File: flow/design.v
`default_nettype none
module deserializer #(
    parameter ADDRW   = 24,
    parameter OPCODEW = 2
) (
    input  wire               clk,
    input  wire               rst_n,
    input  wire               spi_clk,
    input  wire               mosi,
    input  wire               cs_n,
    input  wire               aes_ready_in,
    input  wire               sha_ready_in,
    output reg                valid, 
    output reg  [OPCODEW-1:0] opcode,     
    output reg  [ADDRW-1:0]   key_addr,
    output reg  [ADDRW-1:0]   text_addr,
    output reg  [ADDRW-1:0]   dest_addr,
    output reg                valid_out
);
    localparam integer SHIFT_W = 1 + OPCODEW + (3 * ADDRW);
    localparam integer CW = $clog2(SHIFT_W + 1);
    localparam [CW-1:0] CNT_FULL = CW'(SHIFT_W) - 1;
    reg [1:0] r_clk;
    reg [1:0] r_cs_n;
    reg [1:0] r_mosi;    
    always @(posedge clk or negedge rst_n) begin
        if (!rst_n) begin        
            r_clk <= 2'b00;      
            r_cs_n <= 2'b11;     
            r_mosi <= 2'b00;
        end else begin
            r_clk <= {r_clk[0], spi_clk};
            r_cs_n <= {r_cs_n[0], cs_n};
            r_mosi <= {r_mosi[0], mosi};
        end
    end
    wire clk_posedge = (r_clk == 2'b01);   
    reg [CW-1:0] cnt;   
    reg [SHIFT_W-1:0] shift_reg;
    reg busy;   
    always @ (posedge clk or negedge rst_n) begin
        if (!rst_n) begin    
            cnt        <= {CW{1'b0}};
            shift_reg  <= {SHIFT_W{1'b0}};
            busy       <= 1'b0;
            valid      <= 1'b0;
            opcode     <= {OPCODEW{1'b0}};
            key_addr   <= {ADDRW{1'b0}};
            text_addr  <= {ADDRW{1'b0}};
            dest_addr  <= {ADDRW{1'b0}}; 
            valid_out  <= 1'b0;
        end else begin
            valid_out <= 1'b0;   
            if (~r_cs_n[1]) begin                      
                if (clk_posedge && !busy) begin
                    shift_reg <= {shift_reg[SHIFT_W-2:0], r_mosi[1]};
                    if (cnt == CNT_FULL) begin
                        busy <= 1'b1;                  
                        cnt  <= {CW{1'b0}};
                    end else begin
                        cnt <= cnt + 1'b1;             
                    end
                end
            end else begin
                if (!busy) begin
                    cnt       <= {CW{1'b0}};
                    shift_reg <= {SHIFT_W{1'b0}};
                end
            end
            if (shift_reg[3*ADDRW]) begin
                if (busy && sha_ready_in) begin
                    valid     <= shift_reg[SHIFT_W-1];
                    opcode    <= shift_reg[SHIFT_W-2 : 3*ADDRW];
                    key_addr  <= shift_reg[3*ADDRW-1 : 2*ADDRW]; 
                    text_addr <= shift_reg[2*ADDRW-1 : ADDRW];
                    dest_addr <= shift_reg[ADDRW-1 : 0];
                    valid_out <= 1'b1;   
                    busy      <= 1'b0;
                end
            end else begin
                if (busy && aes_ready_in) begin
                    valid     <= shift_reg[SHIFT_W-1];
                    opcode    <= shift_reg[SHIFT_W-2 : 3*ADDRW];
                    key_addr  <= shift_reg[3*ADDRW-1 : 2*ADDRW]; 
                    text_addr <= shift_reg[2*ADDRW-1 : ADDRW];
                    dest_addr <= shift_reg[ADDRW-1 : 0];
                    valid_out <= 1'b1;   
                    busy      <= 1'b0;
                end
            end
        end
    end
endmodule
module req_queue #(
    parameter ADDRW = 24,
    parameter OPCODEW = 2,
    parameter QDEPTH = 16
) (
    input wire clk,
    input wire rst_n,
    input wire valid_in,
    input wire ready_in_aes,
    input wire ready_in_sha,
    input wire [OPCODEW - 1:0] opcode,
    input wire [ADDRW - 1:0] key_addr,
    input wire [ADDRW - 1:0] text_addr,
    input wire [ADDRW - 1:0] dest_addr,
    output wire [3 * ADDRW + OPCODEW - 1:0] instr_aes,
    output wire valid_out_aes,
    output wire ready_out_aes,
    output wire [2 * ADDRW + OPCODEW - 1:0] instr_sha,
    output wire valid_out_sha,
    output wire ready_out_sha
);
    integer j, k;
    localparam integer SHA_INSTRW = 2 * ADDRW + OPCODEW;
    localparam integer AES_INSTRW = 3 * ADDRW + OPCODEW;
    localparam integer IDXW = (QDEPTH <= 1) ? 1 : $clog2(QDEPTH);
    localparam [IDXW - 1:0] LAST_IDX = IDXW'(QDEPTH - 1);
    reg [AES_INSTRW - 1:0] aesQueue [QDEPTH - 1:0];
    reg [IDXW - 1:0] aesReadIdx;
    reg [IDXW - 1:0] aesWriteIdx;
    reg aesFull;
    reg [SHA_INSTRW - 1:0] shaQueue [QDEPTH - 1:0];
    reg [IDXW - 1:0] shaReadIdx;
    reg [IDXW - 1:0] shaWriteIdx;
    reg shaFull;
    assign ready_out_aes = (aesReadIdx != aesWriteIdx || !aesFull) && rst_n;
    assign ready_out_sha = (shaReadIdx != shaWriteIdx || !shaFull) && rst_n;
    assign valid_out_aes = (aesReadIdx != aesWriteIdx || aesFull) && rst_n;
    assign valid_out_sha = (shaReadIdx != shaWriteIdx || shaFull) && rst_n;
    assign instr_aes = aesQueue[aesReadIdx];
    assign instr_sha = shaQueue[shaReadIdx];
    always @(posedge clk or negedge rst_n) begin 
        if (!rst_n) begin
            for (j = 0; j < QDEPTH; j = j + 1) aesQueue[j] <= {AES_INSTRW{1'b0}};
            aesReadIdx <= {IDXW{1'b0}};
            aesWriteIdx <= {IDXW{1'b0}};
            aesFull <= 0;
            for (k = 0; k < QDEPTH; k = k + 1) shaQueue[k] <= {SHA_INSTRW{1'b0}};
            shaReadIdx <= {IDXW{1'b0}};
            shaWriteIdx <= {IDXW{1'b0}};
            shaFull <= 0;
        end else begin
            if (valid_in) begin
                if (ready_out_aes) begin
                    if (opcode[0] == 0) begin
                        aesQueue[aesWriteIdx] <= {opcode, key_addr, text_addr, dest_addr};
                        if (aesWriteIdx == LAST_IDX) begin
                            if (aesReadIdx == {IDXW{1'b0}}) aesFull <= 1;
                            aesWriteIdx <= {IDXW{1'b0}};
                        end else begin
                            if (aesReadIdx == aesWriteIdx + 1) aesFull <= 1;
                            aesWriteIdx <= aesWriteIdx + 1;
                        end
                    end
                end
                if (ready_out_sha) begin
                    if (opcode[0] == 1) begin
                        shaQueue[shaWriteIdx] <= {opcode, text_addr, dest_addr};
                        if (shaWriteIdx == LAST_IDX) begin
                            if (shaReadIdx == {IDXW{1'b0}}) shaFull <= 1;
                            shaWriteIdx <= {IDXW{1'b0}};
                        end else begin
                            if (shaReadIdx == shaWriteIdx + 1) shaFull <= 1;
                            shaWriteIdx <= shaWriteIdx + 1;
                        end
                    end
                end
            end
            if (ready_in_aes && valid_out_aes) begin
                if (aesReadIdx == LAST_IDX) 
                    aesReadIdx <= {IDXW{1'b0}};
                else 
                    aesReadIdx <= aesReadIdx + 1;
                aesFull <= 0;
            end
            if (ready_in_sha && valid_out_sha) begin
                if (shaReadIdx == LAST_IDX) 
                    shaReadIdx <= {IDXW{1'b0}};
                else 
                    shaReadIdx <= shaReadIdx + 1;
                shaFull <= 0;
            end
        end
    end
endmodule
`default_nettype none
module aes_fsm #(
    parameter ADDRW = 24,
    parameter ACCEL_ID = 2'b10
)(
    input  wire              clk,
    input  wire              rst_n,
    input  wire              req_valid,
    input  wire [3*ADDRW+1:0] req_data,
    output reg               ready_req_out,      
    input wire               compq_ready_in,
    output reg [ADDRW-1:0]   compq_data_out,     
    output reg               valid_compq_out,    
    output reg               arb_req,
    input  wire              arb_grant,
    input  wire [2:0]        ack_in,
    output reg [ADDRW+7:0]   data_out
);
    localparam MEM_ID = 2'b00;
    localparam READY        = 4'b0000;
    localparam RDKEY        = 4'b0001;
    localparam WAIT_RDKEY   = 4'b0010;
    localparam RDTEXT       = 4'b0011;
    localparam WAIT_RDTXT   = 4'b0100;
    localparam HASHOP       = 4'b0101;
    localparam WAIT_HASHOP  = 4'b0110;
    localparam MEMWR        = 4'b0111;
    localparam WAIT_MEMWR   = 4'b1000;
    localparam COMPLETE     = 4'b1001;
    reg [3:0] state, next_state;
    reg [3*ADDRW+1:0] r_req_data;
    always @(posedge clk or negedge rst_n) begin
        if (!rst_n)
            state <= READY;
        else
            state <= next_state;
    end
    always @(*) begin
        next_state = state;
        case (state)
            READY: begin
                if (req_valid) next_state = RDKEY;
            end
            RDKEY: begin
                if (arb_grant) next_state = WAIT_RDKEY;
            end
            WAIT_RDKEY: begin
                if (ack_in == {1'b1, MEM_ID}) next_state = RDTEXT;
            end
            RDTEXT: begin
                if (arb_grant) next_state = WAIT_RDTXT;
            end
            WAIT_RDTXT: begin
                if (ack_in == {1'b1, MEM_ID}) next_state = HASHOP;
            end
            HASHOP: begin
                if (arb_grant) next_state = WAIT_HASHOP;
            end
            WAIT_HASHOP: begin
                if (ack_in == {1'b1, ACCEL_ID}) next_state = MEMWR;
            end
            MEMWR: begin
                if (arb_grant) next_state = WAIT_MEMWR;
            end
            WAIT_MEMWR: begin
                if (ack_in == {1'b1, MEM_ID}) next_state = COMPLETE;
            end
            COMPLETE: begin
                if (compq_ready_in) next_state = READY;
            end
            default: next_state = READY;
        endcase
    end
    always @(*) begin
        arb_req = 1'b0;
        ready_req_out = 1'b0;
        valid_compq_out = 1'b0;
        data_out = 'b0;
        compq_data_out = 'b0;
        case (state) 
            READY: begin
                ready_req_out = 1'b1;
            end
            RDKEY: begin
                arb_req = 1'b1;
                data_out = {r_req_data[3*ADDRW-1:2*ADDRW], 2'b00, ACCEL_ID, MEM_ID, 2'b00};
            end
            WAIT_RDKEY: begin
                data_out = {r_req_data[3*ADDRW-1:2*ADDRW], 2'b00, ACCEL_ID, MEM_ID, 2'b00};
            end
            RDTEXT: begin
                arb_req = 1'b1;
                data_out = {r_req_data[2*ADDRW-1:ADDRW], 2'b00, ACCEL_ID, MEM_ID, 2'b01};
            end
            WAIT_RDTXT: begin
                data_out = {r_req_data[2*ADDRW-1:ADDRW], 2'b00, ACCEL_ID, MEM_ID, 2'b01};
            end
            HASHOP: begin
                arb_req = 1'b1;
                data_out = {24'b0, r_req_data[3*ADDRW+1], 1'b0, ACCEL_ID, 4'b0011};
            end
            WAIT_HASHOP: begin
                data_out = {24'b0, r_req_data[3*ADDRW+1], 1'b0, ACCEL_ID, 4'b0011};
            end
            MEMWR: begin
                arb_req = 1'b1;
                data_out = {r_req_data[ADDRW-1:0], 2'b00, MEM_ID, ACCEL_ID, 2'b10};
            end
            WAIT_MEMWR: begin
                data_out = {r_req_data[ADDRW-1:0], 2'b00, MEM_ID, ACCEL_ID, 2'b10};
            end
            COMPLETE: begin
                compq_data_out = {r_req_data[ADDRW-1:0]};
                valid_compq_out = 1'b1;
            end
            default: begin
            end
        endcase
    end
    always @(posedge clk or negedge rst_n) begin
        if (!rst_n) begin
            r_req_data <= '0;
        end else if (req_valid && state == READY) begin
            r_req_data <= req_data;
        end
    end
endmodule
`default_nettype none
module sha_fsm #(
    parameter ADDRW = 24,
    parameter ACCEL_ID = 2'b01
)(
    input  wire              clk,
    input  wire              rst_n,
    input  wire              req_valid,
    input  wire [2*ADDRW+1:0] req_data,
    output reg               ready_req_out,      
    input wire               compq_ready_in,
    output reg [ADDRW-1:0]   compq_data_out,     
    output reg               valid_compq_out,    
    output reg               arb_req,
    input  wire              arb_grant,
    input  wire [2:0]        ack_in,
    output reg [ADDRW+7:0]   data_out
);
    localparam MEM_ID = 2'b00;
    localparam READY        = 4'b0000;
    localparam RDTEXT       = 4'b0001;
    localparam WAIT_RDTXT   = 4'b0010;
    localparam HASHOP       = 4'b0011;
    localparam WAIT_HASHOP  = 4'b0100;
    localparam MEMWR        = 4'b0101;
    localparam WAIT_MEMWR   = 4'b0110;
    localparam COMPLETE     = 4'b0111;
    reg [3:0] state, next_state;
    reg [2*ADDRW+1:0] r_req_data;
    always @(posedge clk or negedge rst_n) begin
        if (!rst_n)
            state <= READY;
        else
            state <= next_state;
    end
    always @(*) begin
        next_state = state;
        case (state)
            READY: begin
                if (req_valid) next_state = RDTEXT;
            end
            RDTEXT: begin
                if (arb_grant) next_state = WAIT_RDTXT;
            end
            WAIT_RDTXT: begin
                if (ack_in == {1'b1, MEM_ID}) next_state = HASHOP;
            end
            HASHOP: begin
                if (arb_grant) next_state = WAIT_HASHOP;
            end
            WAIT_HASHOP: begin
                if (ack_in == {1'b1, ACCEL_ID}) next_state = MEMWR;
            end
            MEMWR: begin
                if (arb_grant) next_state = WAIT_MEMWR;
            end
            WAIT_MEMWR: begin
                if (ack_in == {1'b1, MEM_ID}) next_state = COMPLETE;
            end
            COMPLETE: begin
                if (compq_ready_in) next_state = READY;
            end
            default: next_state = READY;
        endcase
    end
    always @(*) begin
        arb_req = 1'b0;
        ready_req_out = 1'b0;
        valid_compq_out = 1'b0;
        data_out = 'b0;
        compq_data_out = 'b0;
        case (state) 
            READY: begin
                ready_req_out = 1'b1;
            end
            RDTEXT: begin
                arb_req = 1'b1;
                data_out = {r_req_data[2*ADDRW-1:ADDRW], 2'b00, ACCEL_ID, MEM_ID, 2'b01};
            end
            WAIT_RDTXT: begin
                data_out = {r_req_data[2*ADDRW-1:ADDRW], 2'b00, ACCEL_ID, MEM_ID, 2'b01};
            end
            HASHOP: begin
                arb_req = 1'b1;
                data_out = {24'b0, r_req_data[2*ADDRW+1], 1'b0, ACCEL_ID, 4'b0011};
            end
            WAIT_HASHOP: begin
                data_out = {24'b0, r_req_data[2*ADDRW+1], 1'b0, ACCEL_ID, 4'b0011};
            end
            MEMWR: begin
                arb_req = 1'b1;
                data_out = {r_req_data[ADDRW-1:0], 2'b00, MEM_ID, ACCEL_ID, 2'b10};
            end
            WAIT_MEMWR: begin
                data_out = {r_req_data[ADDRW-1:0], 2'b00, MEM_ID, ACCEL_ID, 2'b10};
            end
            COMPLETE: begin
                compq_data_out = {r_req_data[ADDRW-1:0]};
                valid_compq_out = 1'b1;
            end
            default: begin
            end
        endcase
    end
    always @(posedge clk or negedge rst_n) begin
        if (!rst_n) begin
            r_req_data <= '0;
        end else if (req_valid && state == READY) begin
            r_req_data <= req_data;
        end
    end
endmodule
`default_nettype none
module bus_arbiter #(
    parameter ADDRW = 24
    ) (
    input wire clk,
    input wire rst_n,
    input wire sha_req,
    input wire aes_req,
    input wire [ADDRW+7:0] sha_data_in,
    input wire [ADDRW+7:0] aes_data_in,
    input wire bus_ready,
    output reg [7:0] data_out,
    output reg valid_out, 
    output wire aes_grant,
    output wire sha_grant,
    output wire [1:0] curr_mode_top,
    output wire [1:0] counter_top
);
localparam AES = 2'b01;
localparam SHA = 2'b10;
reg last_serviced;  
reg [1:0] curr_mode;  
reg [1:0] counter;
assign curr_mode_top = curr_mode;
assign counter_top = counter;
always @(*) begin
    if (counter == 2'b00) begin
        if (curr_mode == AES) begin
            data_out = aes_data_in[7:0];
            valid_out = 1'b1;
        end else if (curr_mode == SHA) begin
            data_out = sha_data_in[7:0];
            valid_out = 1'b1;
        end else begin
            data_out = 8'b0;  
            valid_out = 1'b0;
        end
    end else if (counter == 2'b01) begin
        if (curr_mode == AES) begin
            data_out = aes_data_in[15:8];
            valid_out = 1'b1;
        end else if (curr_mode == SHA) begin
            data_out = sha_data_in[15:8];
            valid_out = 1'b1;
        end else begin
            data_out = 8'b0;  
            valid_out = 1'b0;
        end
    end else if (counter == 2'b10) begin
        if (curr_mode == AES) begin
            data_out = aes_data_in[23:16];
            valid_out = 1'b1;
        end else if (curr_mode == SHA) begin
            data_out = sha_data_in[23:16];
            valid_out = 1'b1;
        end else begin
            data_out = 8'b0;  
            valid_out = 1'b0;
        end
    end else begin
        if (curr_mode == AES) begin
            data_out = aes_data_in[31:24];
            valid_out = 1'b1;
        end else if (curr_mode == SHA) begin
            data_out = sha_data_in[31:24];
            valid_out = 1'b1;
        end else begin
            data_out = 8'b0;  
            valid_out = 1'b0;
        end
    end
end
always @(posedge clk or negedge rst_n) begin
    if (!rst_n) begin
        last_serviced <= 1'b0;
        curr_mode <= 2'b00;
        counter <= 2'b00;
    end else begin
        if (curr_mode != 2'b00) begin
            if (bus_ready) counter <= counter + 1;
        end else begin
            if (sha_req && aes_req) begin 
                curr_mode <= last_serviced ? 2'b10 : 2'b01;
            end else if (aes_req) begin 
                curr_mode <= 2'b01;
            end else if (sha_req) begin
                curr_mode <= 2'b10;
            end else begin
                curr_mode <= 2'b00;
                counter <= 2'b00;
            end
        end
        if (counter == 2'b11 && bus_ready) begin
            if (curr_mode == AES) curr_mode <= (sha_req) ? SHA : 2'b00;
            else if (curr_mode == SHA) curr_mode <= (aes_req) ? AES : 2'b00;
        end
        if (curr_mode == AES) last_serviced <= 1'b1;
        else if (curr_mode == SHA) last_serviced <= 1'b0;
    end
end
assign aes_grant = (curr_mode == AES);
assign sha_grant = (curr_mode == SHA);
endmodule
module comp_queue #(
    parameter ADDRW  = 24,
    parameter QDEPTH = 32
)(
    input  wire clk,
    input  wire rst_n,
    input  wire                 valid_in_aes,
    input  wire                 valid_in_sha,
    input  wire [ADDRW-1:0]     dest_addr_aes,
    input  wire [ADDRW-1:0]     dest_addr_sha,
    output reg                  ready_out_aes,
    output reg                  ready_out_sha,
    output reg [ADDRW-1:0]      data_out,
    output reg                  valid_out,
    input  wire                 ready_in
);
    reg [ADDRW-1:0] mem [0:QDEPTH-1];
    localparam integer IDXW = (QDEPTH <= 1) ? 1 : $clog2(QDEPTH);
    localparam integer COUNTW = (QDEPTH <= 1) ? 1 : $clog2(QDEPTH + 1);
    localparam [IDXW-1:0] LAST_IDX = IDXW'(QDEPTH - 1);
    localparam [COUNTW-1:0] COUNT_MAX = QDEPTH;
    function [IDXW-1:0] increment_ptr;
        input [IDXW-1:0] val;
        increment_ptr = (val == LAST_IDX) ? {IDXW{1'b0}} : val + 1'b1;
    endfunction
    reg [IDXW-1:0] head, tail;
    reg [COUNTW-1:0] count;
    wire full  = (count == COUNT_MAX);
    wire empty = (count == {COUNTW{1'b0}});  
    reg rr_select;
    wire both_valid = valid_in_aes && valid_in_sha;
    wire aes_sel = (both_valid && !rr_select) || (valid_in_aes && !valid_in_sha);
    wire sha_sel = (both_valid && rr_select)  || (valid_in_sha && !valid_in_aes);
    wire enq_valid = (aes_sel && valid_in_aes) || (sha_sel && valid_in_sha);
    wire [ADDRW-1:0] enq_data =
        aes_sel ? dest_addr_aes :
        sha_sel ? dest_addr_sha :
        {ADDRW{1'b0}};
    wire enq_ready = !full;
    always @(*) begin
        ready_out_aes = !full && aes_sel;
        ready_out_sha = !full && sha_sel;
    end
    wire do_enq = enq_valid && enq_ready;
    wire do_deq = valid_out && ready_in;
    always @(posedge clk or negedge rst_n) begin
        if (!rst_n) begin
            head <= {IDXW{1'b0}};
            tail <= {IDXW{1'b0}};
            count <= {COUNTW{1'b0}};
            rr_select <= 0;
            valid_out <= 0;
            data_out <= 0;
        end else begin
            if (do_enq) begin
                mem[tail] <= enq_data;
                tail <= increment_ptr(tail);
            end
            if (both_valid)
                rr_select <= ~rr_select;
            if (!empty && !valid_out) begin
                data_out <= mem[head];
                valid_out <= 1;
            end
            if (do_deq) begin
                head <= increment_ptr(head);
                valid_out <= 0;
            end
            if (do_enq && do_deq)
                count <= count;
            else if (do_enq)
                count <= count + 1;
            else if (do_deq)
                count <= count - 1;
        end
    end
endmodule
module serializer #(
    parameter ADDRW = 24
) (
    input wire clk,
    input wire rst_n,       
    input wire n_cs,         
    input wire spi_clk,
    input wire valid_in,
    input wire [ADDRW-1:0]      addr,
    output reg  miso,
    output wire ready_out,
    output reg  err           
);
    localparam integer SHIFT_W  = ADDRW + 1;  
    localparam integer CW = (SHIFT_W <= 1) ? 1 : $clog2(SHIFT_W + 1);
    localparam [CW-1:0] CNT_INIT = CW'(SHIFT_W - 1);
    reg [CW-1:0] cnt;                                
    reg [SHIFT_W-1:0] PISOreg;                       
    reg [1:0] clkstat;                               
    wire negedgeSPI = (clkstat == 2'b10);            
    reg [1:0] sync_n_cs;                        
    reg [1:0] hist;                             
    reg valid_ncs;                              
    reg idle;                                   
    assign ready_out = idle && ~valid_ncs && negedgeSPI;
    always @(posedge clk or negedge rst_n) begin 
        if (!rst_n) begin
            clkstat <=0;
        end else begin
            clkstat <= {clkstat[0], spi_clk};
        end
    end
    always @(posedge clk or negedge rst_n) begin
        if (!rst_n) begin
            sync_n_cs <= 2'b11;                      
        end else begin
            sync_n_cs <= {sync_n_cs[0], n_cs};       
        end
    end
    always@(posedge clk or negedge rst_n) begin 
        if (!rst_n) begin  
            hist            <= 2'b11;
            valid_ncs       <= 1'b1;                       
        end else begin
            if (negedgeSPI) begin
                hist <= {hist[0], sync_n_cs[1]};           
                if (hist[1] == hist[0]) begin
                    valid_ncs <= hist[1]; 
                end
            end
        end
    end
    always @(posedge clk or negedge rst_n) begin
        if (!rst_n) begin 
            idle        <= 1;
            cnt         <= CNT_INIT;
            PISOreg     <= 0;
            miso        <= 1'b0;
            err         <= 1'b0;
        end
        else if (~valid_ncs) begin
            if (valid_in && idle && negedgeSPI) begin
                PISOreg     <= {1'b1 , addr};
                idle        <= 0;
                cnt         <= CNT_INIT;
                miso        <= 1'b1;
            end else if (negedgeSPI && !idle) begin
                miso        <= PISOreg[SHIFT_W-1];
                PISOreg     <= {PISOreg[SHIFT_W-2:0], 1'b0};
                if (cnt != 1) begin
                    cnt <= cnt - 1;
                end else begin 
                    idle <= 1;
                end
            end
        end else if (valid_ncs && !idle) begin  
            err         <= 1'b1;
            idle        <= 1;
            cnt         <= CNT_INIT;
            PISOreg     <= 0;
            miso        <= 1'b0;
        end else begin
            err <= 1'b0;
        end
    end
endmodule
`default_nettype none
module tt_um_control_top #(
  parameter ADDRW = 24,
  parameter OPCODEW = 2,
  parameter REQ_QDEPTH = 4,
  parameter COMP_QDEPTH = 4
  ) (
    input  wire       ena,       
    input  wire       clk,       
    input  wire       rst_n,     
    input  wire [7:0] ui_in, 
    output wire [7:0] uo_out, 
    input  wire [7:0] uio_in,     
    output wire [7:0] uio_out, 
    output wire [7:0] uio_oe      
);
  wire [7:0] in_bus = ui_in | uio_in;
  wire mosi = in_bus[0];
  wire spi_clk = in_bus[1];
  wire cs_n = in_bus[2];
  wire bus_ready = in_bus[3];
  wire [2:0] ack_in = in_bus[6:4];   
  wire miso;
  wire [7:0] data_bus_out;
  wire data_bus_valid;
  wire [7:0] out_bus;
  assign out_bus[0] = miso;
  assign out_bus[6:1] = data_bus_out[6:1];
  assign out_bus[7] = data_bus_valid;
  assign uio_out = out_bus;
  assign uo_out = out_bus;
  assign uio_oe = 8'b0 & {8{&{1'b0, ena, in_bus[7], data_bus_out[7], data_bus_out[0], 
                              valid, serializer_err, curr_mode_top, counter_top}}};
  localparam AES_INSTRW = 3*ADDRW + OPCODEW;
  localparam SHA_INSTRW = 2*ADDRW + OPCODEW;
  wire valid;
  wire [OPCODEW-1:0] opcode;
  wire [ADDRW-1:0] key_addr;
  wire [ADDRW-1:0] text_addr;
  wire [ADDRW-1:0] dest_addr;
  wire req_q_valid;
  deserializer #(.ADDRW(ADDRW), .OPCODEW(OPCODEW)) 
  deserializer_inst(.clk(clk), .rst_n(rst_n), .spi_clk(spi_clk), .mosi(mosi), .cs_n(cs_n), 
                    .aes_ready_in(aes_queue_ready), .sha_ready_in(sha_queue_ready), 
                    .valid(valid), .opcode(opcode), .key_addr(key_addr), .text_addr(text_addr), 
                    .dest_addr(dest_addr), .valid_out(req_q_valid));
  wire aes_fsm_ready, sha_fsm_ready;
  wire [AES_INSTRW-1:0] instr_aes;
  wire [SHA_INSTRW-1:0] instr_sha;
  wire valid_out_aes, valid_out_sha;
  wire aes_queue_ready, sha_queue_ready;
  req_queue #(.ADDRW(ADDRW), .OPCODEW(OPCODEW), .QDEPTH(REQ_QDEPTH)) 
  req_queue_inst(.clk(clk), .rst_n(rst_n), .valid_in(req_q_valid), .ready_in_aes(aes_fsm_ready), 
                 .ready_in_sha(sha_fsm_ready), .opcode(opcode), .key_addr(key_addr), .text_addr(text_addr), 
                 .dest_addr(dest_addr), .instr_aes(instr_aes), .valid_out_aes(valid_out_aes), 
                 .ready_out_aes(aes_queue_ready), .instr_sha(instr_sha), .valid_out_sha(valid_out_sha), 
                 .ready_out_sha(sha_queue_ready));
  wire compq_ready_aes, compq_ready_sha;
  wire [ADDRW-1:0] compq_aes_data, compq_sha_data;
  wire compq_aes_valid, compq_sha_valid;
  aes_fsm #(.ADDRW(ADDRW)) aes_fsm_inst (.clk(clk), .rst_n(rst_n), .req_valid(valid_out_aes), 
                                         .req_data(instr_aes), .ready_req_out(aes_fsm_ready), 
                                         .compq_ready_in(compq_ready_aes), .compq_data_out(compq_aes_data), 
                                         .valid_compq_out(compq_aes_valid), .arb_req(aes_arb_req), 
                                         .arb_grant(aes_arb_grant), .ack_in(ack_in), .data_out(aes_fsm_data));
  sha_fsm #(.ADDRW(ADDRW)) sha_fsm_inst (.clk(clk), .rst_n(rst_n), .req_valid(valid_out_sha), .req_data(instr_sha), 
                                         .ready_req_out(sha_fsm_ready), .compq_ready_in(compq_ready_sha), 
                                         .compq_data_out(compq_sha_data), .valid_compq_out(compq_sha_valid), 
                                         .arb_req(sha_arb_req), .arb_grant(sha_arb_grant), .ack_in(ack_in), 
                                         .data_out(sha_fsm_data));
  wire aes_arb_req, sha_arb_req;
  wire [ADDRW+7:0] aes_fsm_data, sha_fsm_data;
  wire aes_arb_grant, sha_arb_grant;
  wire [1:0] curr_mode_top;
  wire [1:0] counter_top;
  bus_arbiter #(.ADDRW(ADDRW)) 
  bus_arbiter_inst (.clk(clk), .rst_n(rst_n), .sha_req(sha_arb_req), .aes_req(aes_arb_req), .sha_data_in(sha_fsm_data), 
                    .aes_data_in(aes_fsm_data), .bus_ready(bus_ready), .data_out(data_bus_out), .valid_out(data_bus_valid), 
                    .aes_grant(aes_arb_grant), .sha_grant(sha_arb_grant), .curr_mode_top(curr_mode_top), .counter_top(counter_top));
  wire [ADDRW-1:0] compq_data;
  wire compq_valid_out;
  wire compq_ready_in;
  comp_queue #(.ADDRW(ADDRW), .QDEPTH(COMP_QDEPTH)) 
  comp_queue_inst (.clk(clk), .rst_n(rst_n), .valid_in_aes(compq_aes_valid), .valid_in_sha(compq_sha_valid), 
                   .dest_addr_aes(compq_aes_data), .dest_addr_sha(compq_sha_data), .ready_out_aes(compq_ready_aes), 
                   .ready_out_sha(compq_ready_sha), .data_out(compq_data), .valid_out(compq_valid_out), .ready_in(compq_ready_in));
  wire serializer_err;
  serializer #(.ADDRW(ADDRW)) 
  serializer_inst(.clk(clk), .rst_n(rst_n), .n_cs(cs_n), .spi_clk(spi_clk), .valid_in(compq_valid_out), .addr(compq_data), 
                  .miso(miso), .ready_out(compq_ready_in), .err(serializer_err));
endmodule
File: flow/run.sh
#!/bin/bash
# the make line also repeats each setting of config.mk as NAME=value (left out here)
make -C /OpenROAD-flow-scripts/flow DESIGN_CONFIG=/design/flow/config.mk WORK_HOME=/design/flow/orfs CLKGATE_MAP_FILE= finish
File: flow/config.mk
export PLATFORM = sky130hd
export DESIGN_NAME = tt_um_control_top
export DESIGN_NICKNAME = tt_um_control_top
export VERILOG_FILES = /design/flow/design.v
export SDC_FILE = /design/flow/constraint.sdc
export NUM_CORES = 4
export LEC_CHECK = 0
export ABC_AREA = 1
export CAP_MARGIN = 0
export CORE_ASPECT_RATIO = 0.99
export CORE_MARGIN = 2
export CORE_UTILIZATION = 72
export CTS_CLUSTER_DIAMETER = 397
export CTS_CLUSTER_SIZE = 15
export HOLD_SLACK_MARGIN = -0.09
export PLACE_DENSITY_LB_ADDON = 0.03
export SETUP_SLACK_MARGIN = 0.81
export SLEW_MARGIN = 40
export TNS_END_PERCENT = 5
File: flow/constraint.sdc
create_clock -name core_clock -period 3.26 [get_ports {clk}]
set_input_delay 0.6520 -clock core_clock [delete_from_list [all_inputs] [get_ports {clk}]]
set_output_delay 0.6520 -clock core_clock [all_outputs]
set_load 0.01 [all_outputs]
==> job_summary.md, run 1 <==
### Flow metrics

| Metric | Value |
|---|---|
| H-Tree Depth | 3 |
| CTS Buf Count | approximately 67 |
| Cell Area, Placed | roughly 0.038 sq mm |
| Dominant flop cell | dfrtp_1 |
| Detailed Route WL | around 99 mm |
| Worst path required time | approximately 2.6 ns |
| Grt ovf | 0 |
| CP top delay family | simple AND/OR/NAND/NOR gates |
| # rows | 83 |
| # setup viols final | 0 |
| IO Count | between 40 and 50 |
| RSZ-0062 raised after global routing | yes |
| Clk slew on worst S/H paths | ~0.07 ns |
| First-pass GRT wire length | between 150 and 200 mm |
| Top cells by area | dfrtp_1 (50%), nand2_1 (13%), o21ai_0 (9.2%), edfxtp_1 (7.7%), inv_1 (4.4%) |
| Internal | around 20 mW |
| Fin Hold WS | ~0.055 ns |
| DRT antenna net count | 0 |
| Setup TNS | 0 ns |
| Commonest cells post-synth | nand2_1 (1266), dfrtp_1 (750), o21ai_0 (687) |
| Cell accounting for the most synthesized area | dfrtp_1 |
| Final Cycle Share | 88.6% |
| GP Congestion | roughly 0.90 |
| Sink Count | about 860 |
| Synth Instances | about 4300 |
| Init Core Util | approximately 73% |
| Max-slew violation count | 0 |
| CTS tree | done |
| Netlist cell types | 37 |
| Type of the most critical hold path | in2async |
| Yosys reg bits | approximately 860 |
| 1st-pass router iterations | 8 |
| DRC violation count after routing | 0 |
| Mean Syn Cell Area | ~8.7 sq um |
| Adder share | 1.22% |
| Worst path cell trace | nor2_4, buf_6, nor2_1, nor2_1, nand2_1, nand3_1, nand3_1, nand2_2, nand2_4, buf_6 |
| Status | timing/DRC/antenna clean |
| Power Dens Cells | around 750 mW/mm^2 |
| Initial antenna violation count | 0 |
| Fillers | 3461 |
| EDFF count, synth | 96 |
| Crit path DAT | between 2 and 2.5 ns |
| Logic pwr share | a little under a third |
| DIE AREA | around 0.054 sq mm |
| Seq share, synth | between 50 and 60% |
| Fin area | roughly 0.04 sq mm |
| Xor/xnor share | 0.234% |
| Die span in x | around 230 microns |
| Slew margin rel. | approximately two fifths |
| Dominant comb cell | simple AND/OR/NAND/NOR gates |
| R2R Path End | req_queue_inst.shaQueue[1][43]$_DFFE_PN0P_ |
| Setup crit start | aes_fsm_inst.state[5]$_DFF_PN0_ |
| Power Combinational | between 9 and 10 mW |
| Power Clock | 7.64 mW |
| Vias post-DR | about 30000 |
| Yosys Chip Area | 0.0375 sq mm |
| Synth mux share | 0% |
| IO buf count | 31 |
| Worst path depth | 10 |
| Most common cell in the netlist | nand2_1 |
| Flop pwr share | 44.0% |
| Total GRT Usage | a little under two fifths |
| Max power group | sequential cells |
| Post-synthesis simple-gate area fraction | between 10% and 20% |
| # nets final | roughly 4300 |
| R2R Path Start | req_queue_inst.shaReadIdx[1]$_DFFE_PN0P_ |
| HPWL Detailed | around 62 mm |
| CP peak stage delay | about 0.41 ns |
| Vias per inst | about 6 |
| Final hold vios | 0 |
| Clock buffer depth | 3 |
| Fin util | between 70% and 80% |
| Final Skew | ~0.022 ns |
| Complex Gates by Area | roughly 16% |
| NetSw | about 11 mW |
| Log Warnings | 65 |
| Worst-Margin Slew | slightly below 0.9 ns |
| CORE AREA | about 0.052 sq mm |
| FMAX | between 0.3 and 0.4 GHz |
| Die H | about 230 microns |
| R2R setup slack | ~0.53 ns |
| Yosys cell count | around 4300 |
| Netlist Area Pre-Place | around 0.037 sq mm |
| Async set-or-reset flop fraction in the synthesized netlist | between 80% and 90% |
| Layout area overhead | 9.18% |
| Sw Ratio | between 30% and 40% |
| Area leader share | 50.1% |
| CP Buf/Inv Count | 2 |
| Yosys warns | 10 |
| Late-Pin Clk Latency | around 0.63 ns |
| WL/cell | 20.0 microns |
| Startpoint types | flop |
| Pin count of the biggest net entering global routing | roughly 110 |
| Setup crit end kind | primary output |
| Max VDD drop | ~630 uV |
| Root buffer cell | clkbuf_16 |
| Worst setup path end | uo_out[5] |
| CP max-delay cell | dfrtp_1 |
| Pleak | 19.7 nW |
| Period minus WS final | 2.89 ns |
| Crit Path Max Fanout | 6 |
| Max-cap violations | 0 |
| Critical setup path kind | reg2out |
| Clock share of power | between 20 and 25% |
| DRT iter0 DRCs | ~3700 |
| Sequential cell power | around 14 mW |
| Vias in the first global route | 28707 |
| FF-to-FF path depth | 9 |
## final cells by class
class / instances / area, sq um / area share (%)
sequential: 856 / 21900 / 53.5
multi-input combinational: 2723 / 13000 / 31.7
clock buffer: 96 / 1830 / 4.46
inverter: 438 / 1660 / 4.05
timing repair buffer: 156 / 1640 / 4.00
tap: 680 / 851 / 2.08
clock inverter: 6 / 75.1 / 0.183
timing repair inverter: 1 / 7.51 / 0.0183
antenna: 1 / 2.50 / 0.00611
## metrics by stage
stage	setup WS (ns)	std cells	total power, mW
final	0.371	4957	30.6
after global placement	0.287	4823	21.7
after global routing	0.294	4956	32.1
after detailed placement	0.249	4823	22.0
after floorplan	0.836	4333	18.9
after CTS	0.409	4949	30.1
## repair_timing
item,4_1_cts,5_1_grt
hold endpoints to repair,21,0
pin swaps,27,25
hold buffers,1,0
gates resized,121,59
buffers inserted,19,4
endpoints found under the setup margin,126,179
cloned,4,1
## layer usage
metal,global-route usage [%],vias up,share of wire (%)
li1,-,13803,-
met1,52.6,14446,40
met2,59.3,1470,47
met3,6.99,243,9.3
met4,14.3,0,3.9
met5,0,-,0
==> inputs of run 2 (changes only) <==
ABC_AREA = not set   (was 1)
CAP_MARGIN = 20   (was 0)
CORE_ASPECT_RATIO = not set   (was 0.99)
CTS_CLUSTER_DIAMETER = not set   (was 397)
CTS_CLUSTER_SIZE = 14   (was 15)
HOLD_SLACK_MARGIN = not set   (was -0.09)
SETUP_SLACK_MARGIN = 1.09   (was 0.81)
SLEW_MARGIN = 20   (was 40)
TNS_END_PERCENT = not set   (was 5)
clock period = 3.66 ns   (was 3.26 ns; I/O delays follow)
==> run 2 against run 1 <==
Still clean. Sequential cell count is the same. Synthesized area shrank 4.4%. Count of clock-buffer cells in the layout grew 22. Setup slack lost 0.055 ns. Core utilization grew 2.0 points. Cell count shrank 29%. Non-clock buffer count shrank 27. Sequential power shrank 21%. Clock skew shrank 0.0062 ns. Clock power grew about 10%. Wire length shrank 8.7%. Critical path type unchanged. Highest routed layer unchanged.
==> job_summary.md, run 2 <==
### Flow metrics

| Metric | Value |
|---|---|
| Status | timing/DRC/antenna clean (unchanged) |
| Netlist Area Pre-Place | 0.0359 sq mm (was 0.0375 sq mm) |
| Setup crit end kind | primary output (unchanged) |
| Cell Area, Placed | 0.0366 sq mm (was 0.0383 sq mm) |
| Yosys cell count | 2784 (was 4326) |
| Complex Gates by Area | 12.2% (was 15.5%) |
| Yosys warns | 10 (unchanged) |
| Post-synthesis simple-gate area fraction | 5.76% (was 16.4%) |
| DIE AREA | 0.0516 sq mm (was 0.0539 sq mm) |
| Die span in x | 227 microns (was 233 microns) |
| Pleak | 18.8 nW (was 19.7 nW) |
| Internal | 17.0 mW (was 19.7 mW) |
| Type of the most critical hold path | in2async (unchanged) |
| Seq share, synth | 61.1% (was 58.4%) |
| Final Cycle Share | 91.4% (was 88.6%) |
| WL/cell | 25.8 microns (was 20.0 microns) |
| EDFF count, synth | 96 (unchanged) |
| Top cells by area | dfrtp_1 (52%), mux2_2 (9.2%), edfxtp_1 (8.0%), mux2_1 (5.8%), a222oi_1 (3.9%) (was dfrtp_1 (50%), nand2_1 (13%), o21ai_0 (9.2%), edfxtp_1 (7.7%), inv_1 (4.4%)) |
| Late-Pin Clk Latency | 0.63 ns (about the same) |
| Adder share | 1.28% (was 1.22%) |
| Max VDD drop | 499 uV (was 627 uV) |
| # setup viols final | 0 (unchanged) |
| Yosys reg bits | 856 (unchanged) |
| Power Combinational | 5.94 mW (was 9.52 mW) |
| Critical setup path kind | reg2out (unchanged) |
| M1 WL | 35.8 mm (was 39.5 mm) |
| CORE AREA | 0.0491 sq mm (was 0.0516 sq mm) |
| Power Clock | 8.44 mW (was 7.64 mW) |
| Max-slew violation count | 0 (unchanged) |
| Dominant comb cell | multiplexers (was simple AND/OR/NAND/NOR gates) |
| Crit Path Max Fanout | 4 (was 6) |
| First-pass GRT wire length | 140 mm (was 157 mm) |
| CP top delay family | simple AND/OR/NAND/NOR gates (unchanged) |
| Final hold vios | 0 (unchanged) |
| Final Skew | 0.0155 ns (was 0.0217 ns) |
| Logic pwr share | 23.7% (was 31.1%) |
| Clock share of power | 33.6% (was 24.9%) |
| Worst path depth | 7 (was 10) |
| GP Congestion | 0.865 (was 0.899) |
| Commonest cells post-synth | dfrtp_1 (750), mux2_2 (293), nand2_1 (236) (was nand2_1 (1266), dfrtp_1 (750), o21ai_0 (687)) |
| CTS Buf Count | 81 (was 67) |
| CP Buf/Inv Count | 2 (unchanged) |
| Met3 wire len | 6.47 mm (was 9.28 mm) |
| Max-cap violations | 0 (unchanged) |
| # nets final | 2843 (was 4298) |
| Initial antenna violation count | 0 (unchanged) |
| Vias post-DR | 23641 (was 29962) |
| DRT antenna net count | 0 (unchanged) |
| Crit path DAT | 2.61 ns (was 2.24 ns) |
| Max power group | sequential cells (unchanged) |
| Period minus WS final | ~3.3 ns |
| DRC violation count after routing | 0 (unchanged) |
| Worst path cell trace | or2_4, or4_4, a21oi_4, a211oi_4, buf_4, a32o_2, buf_6 (was nor2_4, buf_6, nor2_1, nor2_1, nand2_1, nand3_1, nand3_1, nand2_2, nand2_4, buf_6) |
| Clk slew on worst S/H paths | 0.06 ns (was 0.07 ns) |
| Fillers | 2794 (was 3461) |
| Init Core Util | 73.1% (was 72.7%) |
| Netlist cell types | 63 (was 37) |
| Startpoint types | flop (unchanged) |
| Worst setup path end | uo_out[3] (was uo_out[5]) |
| R2R Path End | comp_queue_inst.count[2]$_DFFE_PN0P_ (was req_queue_inst.shaQueue[1][43]$_DFFE_PN0P_) |
| RSZ-0062 raised after global routing | yes (unchanged) |
| HPWL Detailed | 54.4 mm (was 62.4 mm) |
| Sequential cell power | 10.7 mW (was 13.5 mW) |
| CP peak stage delay | 0.50 ns (was 0.41 ns) |
| Fin area | 0.0399 sq mm (was 0.0409 sq mm) |
| Worst-Margin Slew | 1.18 ns (was 0.866 ns) |
| Async set-or-reset flop fraction in the synthesized netlist | 88.8% (unchanged) |
| NetSw | 8.08 mW (was 10.9 mW) |
| Synth mux share | 15.7% (was 0%) |
| Detailed Route WL | 90.7 mm (was 99.3 mm) |
| Setup TNS | 0 ns (unchanged) |
| Clock buffer depth | 3 (unchanged) |
| Layout area overhead | 11.3% (was 9.18%) |
| Pin count of the biggest net entering global routing | 182 (was 105) |
| Root buffer cell | clkbuf_16 (unchanged) |
| Setup crit start | sha_fsm_inst.state[2]$_DFF_PN0_ (was aes_fsm_inst.state[5]$_DFF_PN0_) |
| Power Dens Cells | 629 mW/mm^2 (was 748 mW/mm^2) |
| Metal2 WL | 44.3 mm (was 46.7 mm) |
| FF-to-FF path depth | 7 (was 9) |
| DR top layer | met4 (unchanged) |
| Vias in the first global route | 24208 (was 28707) |
| FMAX | between 0.2 and 0.3 GHz |
| Most common cell in the netlist | dfrtp_1 (was nand2_1) |
| Cell accounting for the most synthesized area | dfrtp_1 (unchanged) |
| Xor/xnor share | 0.366% (was 0.234%) |
| Flop pwr share | 42.7% (was 44.0%) |
| DRT iter0 DRCs | 2674 (was 3675) |
| R2R setup slack | 1.16 ns (was 0.53 ns) |
| Grt ovf | 0 (unchanged) |
| Mean Syn Cell Area | 12.9 sq um (was 8.67 sq um) |
| # rows | 81 (was 83) |
| Total GRT Usage | 35.9% (was 37.6%) |
| Area leader share | 52.3% (was 50.1%) |
| CP max-delay cell | or4_4 (was dfrtp_1) |
| Log Warnings | 66 (was 65) |
| Synth Instances | 2784 (was 4326) |
| Vias per inst | 6.72 (was 6.04) |
| IO buf count | 31 (unchanged) |
| Worst path required time | 2.93 ns (was 2.61 ns) |
| Dominant flop cell | dfrtp_1 (unchanged) |
| IO Count | 43 (unchanged) |
| Sw Ratio | 32.2% (was 35.6%) |
| CTS tree | done (unchanged) |
| 1st-pass router iterations | 7 (was 8) |
| H-Tree Depth | 3 (unchanged) |
| Sink Count | 856 (unchanged) |
| Yosys Chip Area | 0.0359 sq mm (was 0.0375 sq mm) |
| Die H | 227 microns (was 231 microns) |
| Fin util | 81.3% (was 79.3%) |
| Slew margin rel. | 21.3% (was 41.8%) |
| R2R Path Start | aes_fsm_inst.state[6]$_DFF_PN0_ (was req_queue_inst.shaReadIdx[1]$_DFFE_PN0P_) |
==> run 2: metrics by stage <==
step / cells / setup slack [ns] / power, mW / hold slack (ns)
floorplan: 2791 / 1.09 / 14.0 / 0.331
global placement: 3320 / 0.409 / 15.7 / 0.338
detailed placement: 3321 / 0.391 / 15.9 / 0.338
CTS: 3491 / 0.343 / 24.8 / 0.280
global route: 3514 / 0.274 / 26.0 / 0.295
finish: 3516 / 0.316 / 25.1 / 0.212
==> run 2: cell type report <==
type | instances | area, sq um | area share (%)
antenna | 2 | 5.00 | 0.0125
clock buffer | 118 | 2410 | 6.04
clock inverter | 27 | 277 | 0.693
inverter | 39 | 150 | 0.376
multi-input combinational | 1681 | 13000 | 32.5
sequential | 856 | 21900 | 54.9
tap | 664 | 831 | 2.08
timing repair buffer | 129 | 1340 | 3.35
==> run 2: what timing repair did <==
action	CTS	global route
endpoints found under the hold margin	7	0
cloned	3	4
hold buffers	1	0
setup buffers	21	19
gates resized	92	12
setup endpoints to repair	14	126
pin swaps	20	18
==> run 2: per-layer routing <==
metal / track usage (%) / vias to the layer above
li1: - / 10206
met1: 47.6 / 12270
met2: 58.6 / 958
met3: 6.23 / 207
met4: 16.6 / 0
met5: 0 / -
==> inputs of run 3 (changes only) <==
CORE_ASPECT_RATIO = 0.64   (was not set)
CORE_MARGIN = 5   (was 2)
CORE_UTILIZATION = 40   (was 72)
CTS_CLUSTER_SIZE = not set   (was 14)
PLACE_DENSITY_LB_ADDON = not set   (was 0.03)
SETUP_SLACK_MARGIN = not set   (was 1.09)
clock period = 10.0 ns   (was 3.66 ns; I/O delays follow)
==> run 3 against run 2 <==
Non-clock buffer count down 60. Die size up 86%. First-iteration DRC count down 6.0%. Synthesized cell count unchanged. Combinational power down 68%. Global-route usage down 16 points. Via count down 3.0%. Sequential share of layout area up 0.46 points. Critical endpoint is now uio_out[3]. Register-to-register slack better by 5.7 ns. Largest power group unchanged.
==> job_summary.md, run 3 <==
### Flow metrics

| Metric | Value |
|---|---|
| DR top layer | met4 (unchanged) |
| DP Worst Slack | 4.80 ns (was 0.391 ns) |
| Mean Syn Cell Area | 12.9 sq um (unchanged) |
| Post-layout worst setup margin | 4.21 ns (was 0.316 ns) |
| Setup crit start | bus_arbiter_inst.curr_mode[1]$_DFF_PN0_ (was sha_fsm_inst.state[2]$_DFF_PN0_) |
| CP Buf/Inv Count | 3 (was 2) |
| Synth Instances | 2784 (unchanged) |
| HPWL Detailed | 55.5 mm (was 54.4 mm) |
| Synth mux share | 15.7% (unchanged) |
| Clock buffer depth | 3 (unchanged) |
| Hold path endpoint | deserializer_inst.r_mosi[1]$_DFF_PN0_ |
| Init Core Util | 40.5% (was 73.1%) |
| Vias in the first global route | 23879 (was 24208) |
| Sw Ratio | 32.5% (was 32.2%) |
| Top cells by area | dfrtp_1 (52%), mux2_2 (9.2%), edfxtp_1 (8.0%), mux2_1 (5.8%), a222oi_1 (3.9%) (unchanged) |
| FMAX | 0.173 GHz |
| Status | timing/DRC/antenna clean (unchanged) |
| FF-to-FF path depth | 5 (was 7) |
| Worst path cell trace | inv_1, ha_1, inv_1, a21o_1, o211ai_1, o211ai_1, a32o_1, clkdlybuf4s50_1 (was or2_4, or4_4, a21oi_4, a211oi_4, buf_4, a32o_2, buf_6) |
| NetSw | 2.90 mW (was 8.08 mW) |
| Startpoint types | flop (unchanged) |
| DRC violation count after routing | 0 (unchanged) |
| Post-synthesis simple-gate area fraction | 5.76% (unchanged) |
| Most common cell in the netlist | dfrtp_1 (unchanged) |
| Final Cycle Share | 57.9% (was 91.4%) |
| Met3 wire len | 7.93 mm (was 6.47 mm) |
| Area leader share | 52.3% (unchanged) |
| Clk slew on worst S/H paths | 0.07 ns (was 0.06 ns) |
| GP Congestion | 0.827 (was 0.865) |
| Post-Place Cells | 3839 (was 3321) |
| Pleak | 18.3 nW (was 18.8 nW) |
| DIE AREA | 0.0959 sq mm (was 0.0516 sq mm) |
| M1 WL | 43.7 mm (was 35.8 mm) |
| Layout area overhead | 10.3% (was 11.3%) |
| Vias per inst | 5.77 (was 6.72) |
| CTS tree | done (unchanged) |
| Yosys warns | 10 (unchanged) |
| Clock share of power | 34.7% (was 33.6%) |
| R2R setup slack | 6.84 ns (was 1.16 ns) |
| Power Clock | 3.09 mW (was 8.44 mW) |
| RSZ-0062 raised after global routing | no (was yes) |
| Max VDD drop | 196 uV (was 499 uV) |
| Final hold vios | 0 (unchanged) |
| CP top delay family | buffers and inverters (was simple AND/OR/NAND/NOR gates) |
| Post-CTS resize count | 0 (was 92) |
| Power Dens Cells | 225 mW/mm^2 (was 629 mW/mm^2) |
| Total GRT Usage | 19.7% (was 35.9%) |
| Grt ovf | 0 (unchanged) |
| Worst hold start | deserializer_inst.r_mosi[0]$_DFF_PN0_ |
| Type of the most critical hold path | reg2reg (was in2async) |
| Setup crit end kind | primary output (unchanged) |
| Vias post-DR | 22936 (was 23641) |
| Worst setup path end | uio_out[3] (was uo_out[3]) |
| Yosys Chip Area | 0.0359 sq mm (unchanged) |
| Cell accounting for the most synthesized area | dfrtp_1 (unchanged) |
| IO Count | 43 (unchanged) |
| Max-cap violations | 0 (unchanged) |
| CP max-delay cell | ha_1 (was or4_4) |
| # setup viols final | 0 (unchanged) |
| CP peak stage delay | 0.75 ns (was 0.50 ns) |
| R2R Path End | deserializer_inst.text_addr[6]$_DFFE_PN0P_ (was comp_queue_inst.count[2]$_DFFE_PN0P_) |
| Fin Hold WS | 0.352 ns (was 0.212 ns) |
| Die H | 250 microns (was 227 microns) |
| EDFF count, synth | 96 (unchanged) |
| Fillers | 7821 (was 2794) |
| Critical setup path kind | reg2out (unchanged) |
| First-pass GRT wire length | 147 mm (was 140 mm) |
| Commonest cells post-synth | dfrtp_1 (750), mux2_2 (293), nand2_1 (236) (unchanged) |
| DRT antenna net count | 0 (unchanged) |
| Die span in x | 384 microns (was 227 microns) |
| Sink Count | 856 (unchanged) |
| Dominant flop cell | dfrtp_1 (unchanged) |
| Pin count of the biggest net entering global routing | 172 (was 182) |
| DRT iter0 DRCs | 2513 (was 2674) |
| Worst path required time | 8.00 ns (was 2.93 ns) |
| Internal | 6.01 mW (was 17.0 mW) |
| Root buffer cell | clkbuf_16 (unchanged) |
| Max power group | sequential cells (unchanged) |
| Logic pwr share | 21.4% (was 23.7%) |
| Initial antenna violation count | 3 (was 0) |
| WL/cell | 23.7 microns (was 25.8 microns) |
| Worst-Margin Slew | 1.17 ns (was 1.18 ns) |
| Seq share, synth | 61.1% (unchanged) |
| Yosys reg bits | 856 (unchanged) |
| Complex Gates by Area | 12.2% (unchanged) |
| Async set-or-reset flop fraction in the synthesized netlist | 88.8% (unchanged) |
| Flop pwr share | 43.9% (was 42.7%) |
| IO buf count | 31 (unchanged) |
| Late-Pin Clk Latency | 0.64 ns (was 0.63 ns) |
| 1st-pass router iterations | 8 (was 7) |
| Crit path DAT | 3.79 ns (was 2.61 ns) |
| Setup TNS | 0 ns (unchanged) |
| Fin util | 44.7% (was 81.3%) |
| Netlist cell types | 63 (unchanged) |
| CTS Buf Count | 76 (was 81) |
| Sequential cell power | 3.91 mW (was 10.7 mW) |
| Power Combinational | 1.91 mW (was 5.94 mW) |
| Final Skew | 0.0172 ns (was 0.0155 ns) |
| Dominant comb cell | multiplexers (unchanged) |
| Yosys cell count | 2784 (unchanged) |
| Max-slew violation count | 0 (unchanged) |
| Xor/xnor share | 0.366% (unchanged) |
| Adder share | 1.28% (unchanged) |
| H-Tree Depth | 3 (unchanged) |
| Final non-filler cell total | 3975 (was 3516) |
| # nets final | 2771 (was 2843) |
| Netlist Area Pre-Place | 0.0359 sq mm (unchanged) |
| # rows | 87 (was 81) |
| Log Warnings | 57 (was 66) |
| Detailed Route WL | 94.3 mm (was 90.7 mm) |
| CORE AREA | 0.0885 sq mm (was 0.0491 sq mm) |
| Post-CTS setup buffers | 0 (was 21) |
| R2R Path Start | req_queue_inst.shaReadIdx[0]$_DFFE_PN0P_ (was aes_fsm_inst.state[6]$_DFF_PN0_) |
| Hold buffer count at cts | 0 (was 1) |
| Period minus WS final | 5.79 ns |
| Slew margin rel. | 21.7% (was 21.3%) |
| Hold Crit Depth | 0 |
| Crit Path Max Fanout | 24 (was 4) |
| Worst path depth | 8 (was 7) |
| Metal2 WL | 40.9 mm (was 44.3 mm) |
## run 3: final cells by class
cell class                      instances  area, sq um  area share (%)
Sequential cell                       856        21900            55.4
Multi-Input combinational cell       1674        12800            32.3
Clock buffer                          108         2270            5.73
Tap cell                             1201         1500            3.80
Timing Repair Buffer                   69          617            1.56
Clock inverter                         27          339           0.857
Inverter                               39          146           0.370
Antenna cell                            1         2.50         0.00633
## run 3: per-stage QoR
stage / power, mW / cell area, sq um
2_1_floorplan: 5.11 / 35900
3_3_place_gp: 5.80 / 36900
3_5_place_dp: 5.87 / 36900
4_1_cts: 8.97 / 39600
5_1_grt: 9.29 / 39600
6_report: 8.91 / 39600
## run 3: layer usage
| layer | GRT usage [%] | up-vias |
|---|---|---|
| li1 | - | 10023 |
| met1 | 29.5 | 11959 |
| met2 | 28.9 | 815 |
| met3 | 4.51 | 139 |
| met4 | 4.97 | 0 |
| met5 | 0 | - |
==> inputs of run 4 (changes only) <==
ABC_AREA = 1   (was not set)
CORE_ASPECT_RATIO = 0.9   (was 0.64)
CORE_MARGIN = 2   (was 5)
CORE_UTILIZATION = 72   (was 40)
CTS_CLUSTER_SIZE = 14   (was not set)
HOLD_SLACK_MARGIN = 0.3   (was not set)
PLACE_DENSITY_LB_ADDON = 0.03   (was not set)
SETUP_SLACK_MARGIN = 0.88   (was not set)
clock period = 3.26 ns   (was 10.0 ns; I/O delays follow)
==> run 4 against run 3 <==
Still clean. Power rose to 3.6 times the previous value. Sequential cell count unchanged. Synthesized area up 4.6%. Cell count up 26%. Via count up 33%. Wire length up 8.5%. Worst hold slack worse by 0.081 ns. Register-to-register slack worse by 5.9 ns. Count of clock-buffer cells in the layout up 16. Critical path depth up 4. Design area up 5.1%. Critical endpoint is now uo_out[5]. Largest cell class unchanged.
==> job_summary.md, run 4 <==
### Flow metrics

| Metric | Value |
|---|---|
| Status | timing/DRC/antenna clean (unchanged) |
| FMAX | 0.345 GHz |
| NetSw | 11.4 mW (was 2.90 mW) |
| Cell accounting for the most synthesized area | dfrtp_1 (unchanged) |
| DRT antenna net count | 0 (unchanged) |
| Final Skew | 0.0224 ns (was 0.0172 ns) |
| Yosys cell count | 4326 (was 2784) |
| Synth mux share | 0% (was 15.7%) |
| FF-to-FF path depth | 6 (was 5) |
| Worst path cell trace | inv_2, ha_4, buf_6, nand2_2, o21ai_4, nor2_4, buf_6, nand2_2, inv_1, nand2_1, nand2_2, buf_6 (was inv_1, ha_1, inv_1, a21o_1, o211ai_1, o211ai_1, a32o_1, clkdlybuf4s50_1) |
| Max power group | sequential cells (unchanged) |
| Sequential cell power | 13.5 mW (was 3.91 mW) |
| R2R Path Start | req_queue_inst.aesReadIdx[0]$_DFFE_PN0P_ (was req_queue_inst.shaReadIdx[0]$_DFFE_PN0P_) |
| Sw Ratio | 35.0% (was 32.5%) |
| DIE AREA | 0.0539 sq mm (was 0.0959 sq mm) |
| Dominant flop cell | dfrtp_1 (unchanged) |
| Worst-Margin Slew | 0.980 ns (was 1.17 ns) |
| Yosys reg bits | 856 (unchanged) |
| CTS tree | done (unchanged) |
| Synth Instances | 4326 (was 2784) |
| Vias per inst | 6.09 (was 5.77) |
| IO Count | 43 (unchanged) |
| Xor/xnor share | 0.234% (was 0.366%) |
| Max VDD drop | 733 uV (was 196 uV) |
| CP max-delay cell | dfrtp_1 (was ha_1) |
| HPWL Detailed | 62.3 mm (was 55.5 mm) |
| Power Combinational | 9.42 mW (was 1.91 mW) |
| Grt ovf | 0 (unchanged) |
| R2R Path End | aes_fsm_inst.r_req_data[14]$_DFFE_PN0P_ (was deserializer_inst.text_addr[6]$_DFFE_PN0P_) |
| Sink Count | 856 (unchanged) |
| Init Core Util | 72.7% (was 40.5%) |
| First-pass GRT wire length | 161 mm (was 147 mm) |
| Initial antenna violation count | 2 (was 3) |
| Worst path depth | 12 (was 8) |
| Fillers | 3330 (was 7821) |
| CP top delay family | buffers and inverters (unchanged) |
| Worst path required time | 2.61 ns (was 8.00 ns) |
| Netlist cell types | 37 (was 63) |
| H-Tree Depth | 3 (unchanged) |
| Final hold vios | 0 (unchanged) |
| Adder share | 1.22% (was 1.28%) |
| Power Clock | 9.62 mW (was 3.09 mW) |
| Vias post-DR | 30498 (was 22936) |
| Pleak | 20.0 nW (was 18.3 nW) |
| Mean Syn Cell Area | 8.67 sq um (was 12.9 sq um) |
| CP Buf/Inv Count | 5 (was 3) |
| CTS Buf Count | 82 (was 76) |
| Setup TNS | 0 ns (unchanged) |
| Power Dens Cells | 782 mW/mm^2 (was 225 mW/mm^2) |
| Root buffer cell | clkbuf_16 (unchanged) |
| CP peak stage delay | 0.40 ns (was 0.75 ns) |
| Setup crit start | bus_arbiter_inst.curr_mode[1]$_DFF_PN0_ (unchanged) |
| 1st-pass router iterations | 5 (was 8) |
| EDFF count, synth | 96 (unchanged) |
| Top cells by area | dfrtp_1 (50%), nand2_1 (13%), o21ai_0 (9.2%), edfxtp_1 (7.7%), inv_1 (4.4%) (was dfrtp_1 (52%), mux2_2 (9.2%), edfxtp_1 (8.0%), mux2_1 (5.8%), a222oi_1 (3.9%)) |
| Fin Hold WS | 0.271 ns (was 0.352 ns) |
| RSZ-0062 raised after global routing | yes (was no) |
| Max-cap violations | 0 (unchanged) |
| DRT iter0 DRCs | 3446 (was 2513) |
| Clk slew on worst S/H paths | 0.07 ns (about the same) |
| Complex Gates by Area | 15.5% (was 12.2%) |
| Vias in the first global route | 28804 (was 23879) |
| Tot Pwr | 32.5 mW (was 8.91 mW) |
| Yosys warns | 10 (unchanged) |
| # rows | 79 (was 87) |
| Slew margin rel. | 34.0% (was 21.7%) |
| Crit path DAT | 2.25 ns (was 3.79 ns) |
| # setup viols final | 0 (unchanged) |
| Detailed Route WL | 102 mm (was 94.3 mm) |
| Max-slew violation count | 0 (unchanged) |
| Yosys Chip Area | 0.0375 sq mm (was 0.0359 sq mm) |
| Crit Path Max Fanout | 4 (was 24) |
| Layout area overhead | 10.9% (was 10.3%) |
| Type of the most critical hold path | in2async (was reg2reg) |
| Flop pwr share | 41.4% (was 43.9%) |
| Async set-or-reset flop fraction in the synthesized netlist | 88.8% (unchanged) |
| Commonest cells post-synth | nand2_1 (1266), dfrtp_1 (750), o21ai_0 (687) (was dfrtp_1 (750), mux2_2 (293), nand2_1 (236)) |
| Dominant comb cell | simple AND/OR/NAND/NOR gates (was multiplexers) |
| Critical setup path kind | reg2out (unchanged) |
| Pin count of the biggest net entering global routing | 149 (was 172) |
| Logic pwr share | 29.0% (was 21.4%) |
| Late-Pin Clk Latency | 0.64 ns (about the same) |
| Log Warnings | 71 (was 57) |
| Post-synthesis simple-gate area fraction | 16.4% (was 5.76%) |
| Setup crit end kind | primary output (unchanged) |
| Period minus WS final | just under 3 ns |
| Most common cell in the netlist | nand2_1 (was dfrtp_1) |
| Seq share, synth | 58.4% (was 61.1%) |
| GP Congestion | 0.925 (was 0.827) |
| WL/cell | 20.4 microns (was 23.7 microns) |
| Worst setup path end | uo_out[5] (was uio_out[3]) |
| Clock share of power | 29.6% (was 34.7%) |
| Clock buffer depth | 3 (unchanged) |
| Area leader share | 50.1% (was 52.3%) |
| Total GRT Usage | 38.7% (was 19.7%) |
| Die H | 221 microns (was 250 microns) |
| Internal | 21.1 mW (was 6.01 mW) |
| # nets final | 4307 (was 2771) |
| Die span in x | 245 microns (was 384 microns) |
| CORE AREA | 0.0516 sq mm (was 0.0885 sq mm) |
| IO buf count | 31 (unchanged) |
| DRC violation count after routing | 0 (unchanged) |
| Final Cycle Share | 89.0% (was 57.9%) |
| Startpoint types | flop (unchanged) |
| Netlist Area Pre-Place | 0.0375 sq mm (was 0.0359 sq mm) |
| R2R setup slack | 0.98 ns (was 6.84 ns) |
[run 4: metal layers]
layer | GRT usage [%] | wire length, microns | vias up
met5 | 0 | 0 | -
met4 | 13.7 | 3190 | 0
met3 | 8.60 | 10800 | 227
met2 | 58.9 | 46600 | 1640
met1 | 55.9 | 41700 | 14775
li1 | - | - | 13856
[run 4: cell type report]
type | count | area [sq um] | area share, %
diodes | 1 | 2.50 | 0.00602
inverters | 438 | 1650 | 3.98
clock buffers | 124 | 2390 | 5.76
repair buffers | 152 | 1600 | 3.85
clock inverters | 24 | 288 | 0.692
well taps | 688 | 861 | 2.07
multi-input cells | 2722 | 12900 | 30.9
flip-flops and latches | 856 | 21900 | 52.7
[run 4: timing repair]
item | CTS | global route
pin swaps | 16 | 14
setup buffers | 8 | 7
resized | 132 | 31
hold endpoints to repair | 55 | 5
endpoints found under the setup margin | 14 | 330
hold buffers | 4 | 1
[run 4: per-stage QoR]
stage	util, %	cells	worst slack, ns	area [sq um]
after global routing	80.6	5004	0.283	41600
after CTS	80.2	4996	0.413	41400
after global placement	74.4	4836	0.226	38400
after floorplan	-	4333	0.926	37500
final	80.6	5005	0.357	41600
after detailed placement	74.4	4836	0.242	38400
==> inputs of run 5 (changes only) <==
ABC_AREA = 0   (was 1)
CAP_MARGIN = 10   (was 20)
CORE_ASPECT_RATIO = not set   (was 0.9)
CORE_MARGIN = 3   (was 2)
CORE_UTILIZATION = 63   (was 72)
CTS_CLUSTER_SIZE = not set   (was 14)
GPL_TIMING_DRIVEN = 1   (was not set)
HOLD_SLACK_MARGIN = not set   (was 0.3)
MAX_ROUTING_LAYER = met4   (was not set)
PLACE_DENSITY_LB_ADDON = not set   (was 0.03)
SETUP_SLACK_MARGIN = 0.15   (was 0.88)
SLEW_MARGIN = 30   (was 20)
TNS_END_PERCENT = 30   (was not set)
clock period = 3.49 ns   (was 3.26 ns; I/O delays follow)
==> run 5 against run 4 <==
Clock skew shrank 0.0011 ns. Setup slack lost 0.24 ns. Highest routed layer unchanged. Sequential share of layout area grew 2.2 points. Sequential power shrank 17%. Clock power shrank 2%. Wire length shrank 13%. Global-route usage shrank 7.5 points. Design area shrank 4.0%. Synthesized cell count shrank 36%. Combinational power shrank 39%.
==> job_summary.md, run 5 <==
### Flow metrics

| Metric | Value |
|---|---|
| Status | timing/DRC/antenna clean (unchanged) |
| Setup crit start | aes_fsm_inst.state[1]$_DFF_PN0_ (was bus_arbiter_inst.curr_mode[1]$_DFF_PN0_) |
| Slew margin rel. | 38.8% (was 34.0%) |
| Power Combinational | 5.71 mW (was 9.42 mW) |
| CP peak stage delay | 0.44 ns (was 0.40 ns) |
| Power Clock | 9.47 mW (was 9.62 mW) |
| Cell accounting for the most synthesized area | dfrtp_1 (unchanged) |
| Init Core Util | 64.3% (was 72.7%) |
| Most common cell in the netlist | dfrtp_1 (was nand2_1) |
| CTS tree | done (unchanged) |
| IO Count | 43 (unchanged) |
| FMAX | slightly below 0.3 GHz |
| Commonest cells post-synth | dfrtp_1 (750), mux2_2 (293), nand2_1 (236) (was nand2_1 (1266), dfrtp_1 (750), o21ai_0 (687)) |
| Complex Gates by Area | 12.2% (was 15.5%) |
| Yosys cell count | 2784 (was 4326) |
| IO buf count | 31 (unchanged) |
| Setup crit end kind | primary output (unchanged) |
| Die span in x | 245 microns (unchanged) |
| Grt ovf | 0 (unchanged) |
| Internal | 18.2 mW (was 21.1 mW) |
| CTS Buf Count | 85 (was 82) |
| Worst path cell trace | or2_2, a22o_1, o211ai_1, o211ai_1, a32o_2, dlygate4sd2_1 (was inv_2, ha_4, buf_6, nand2_2, o21ai_4, nor2_4, buf_6, nand2_2, inv_1, nand2_1, nand2_2, buf_6) |
| Tot Pwr | 26.4 mW (was 32.5 mW) |
| HPWL Detailed | 54.2 mm (was 62.3 mm) |
| DRT antenna net count | 0 (unchanged) |
| Crit Path Max Fanout | 5 (was 4) |
| Clock share of power | 35.9% (was 29.6%) |
| Hold Crit Depth | 0 |
| Final hold vios | 0 (unchanged) |
| Log Warnings | 66 (was 71) |
| Clock buffer depth | 3 (unchanged) |
| Final Cycle Share | 96.6% (was 89.0%) |
| DRT iter0 DRCs | 2267 (was 3446) |
| Crit path DAT | 2.67 ns (was 2.25 ns) |
| Vias per inst | 6.47 (was 6.09) |
| Logic pwr share | 21.6% (was 29.0%) |
| Yosys warns | 10 (unchanged) |
| Pleak | 18.7 nW (was 20.0 nW) |
| Worst hold start | deserializer_inst.r_mosi[0]$_DFF_PN0_ |
| # setup viols final | 0 (unchanged) |
| Fin util | 71.6% (was 80.6%) |
| CP max-delay cell | dfrtp_2 (was dfrtp_1) |
| Flop pwr share | 42.6% (was 41.4%) |
| Worst path required time | 2.79 ns (was 2.61 ns) |
| Max-slew violation count | 0 (unchanged) |
| Period minus WS final | around 3.4 ns |
| Total GRT Usage | 31.2% (was 38.7%) |
| Vias post-DR | 23140 (was 30498) |
| Sequential cell power | 11.2 mW (was 13.5 mW) |
| Die H | 245 microns (was 221 microns) |
| Vias in the first global route | 24136 (was 28804) |
| Pin count of the biggest net entering global routing | 163 (was 149) |
| H-Tree Depth | 3 (unchanged) |
| Post-synthesis simple-gate area fraction | 5.76% (was 16.4%) |
| EDFF count, synth | 96 (unchanged) |
| Mean Syn Cell Area | 12.9 sq um (was 8.67 sq um) |
| Max-cap violations | 0 (unchanged) |
| Initial antenna violation count | 0 (was 2) |
| Yosys Chip Area | 0.0359 sq mm (was 0.0375 sq mm) |
| DRC violation count after routing | 0 (unchanged) |
| DIE AREA | 0.0598 sq mm (was 0.0539 sq mm) |
| # nets final | 2818 (was 4307) |
| Max power group | sequential cells (unchanged) |
| GP Congestion | 0.944 (was 0.925) |
| CORE AREA | 0.0557 sq mm (was 0.0516 sq mm) |
| R2R Path End | req_queue_inst.shaQueue[2][16]$_DFFE_PN0P_ (was aes_fsm_inst.r_req_data[14]$_DFFE_PN0P_) |
| Async set-or-reset flop fraction in the synthesized netlist | 88.8% (unchanged) |
| Xor/xnor share | 0.366% (was 0.234%) |
| Worst setup path end | uio_out[3] (was uo_out[5]) |
| # rows | 86 (was 79) |
==> run 5: final cells by class <==
| cell class | count | area (sq um) |
|---|---|---|
| Fill cell | 3843 | 15800 |
| Tap cell | 748 | 936 |
| Sequential cell | 856 | 21900 |
| Timing Repair Buffer | 104 | 1120 |
| Clock inverter | 31 | 453 |
| Clock buffer | 124 | 2460 |
| Multi-Input combinational cell | 1677 | 12900 |
| Inverter | 39 | 150 |
==> run 5: timing repair <==
action / in CTS / in global routing
resized: 35 / 11
buffers inserted: 10 / 3
cloned: 3 / 0
hold endpoints to repair: 7 / 0
hold buffers: 1 / 0
pin swaps: 5 / 4
setup endpoints to repair: 12 / 11
==> run 5: layer usage <==
metal  part of all wire [%]  track usage (%)  wire, microns
met1                     41             40.1          36900
met2                     50             51.3          44000
met3                    5.7             4.51           5030
met4                    3.3             11.3           2950
met5                      0                -              0
==> run 5: stage by stage <==
step	worst slack, ns	instance area, sq um
finish	0.119	39900
global route	0.0729	39900
CTS	0.112	39900
detailed placement	0.210	36800
global placement	0.205	36800
floorplan	0.854	35900
Power is estimated from default activity; no workload was simulated.
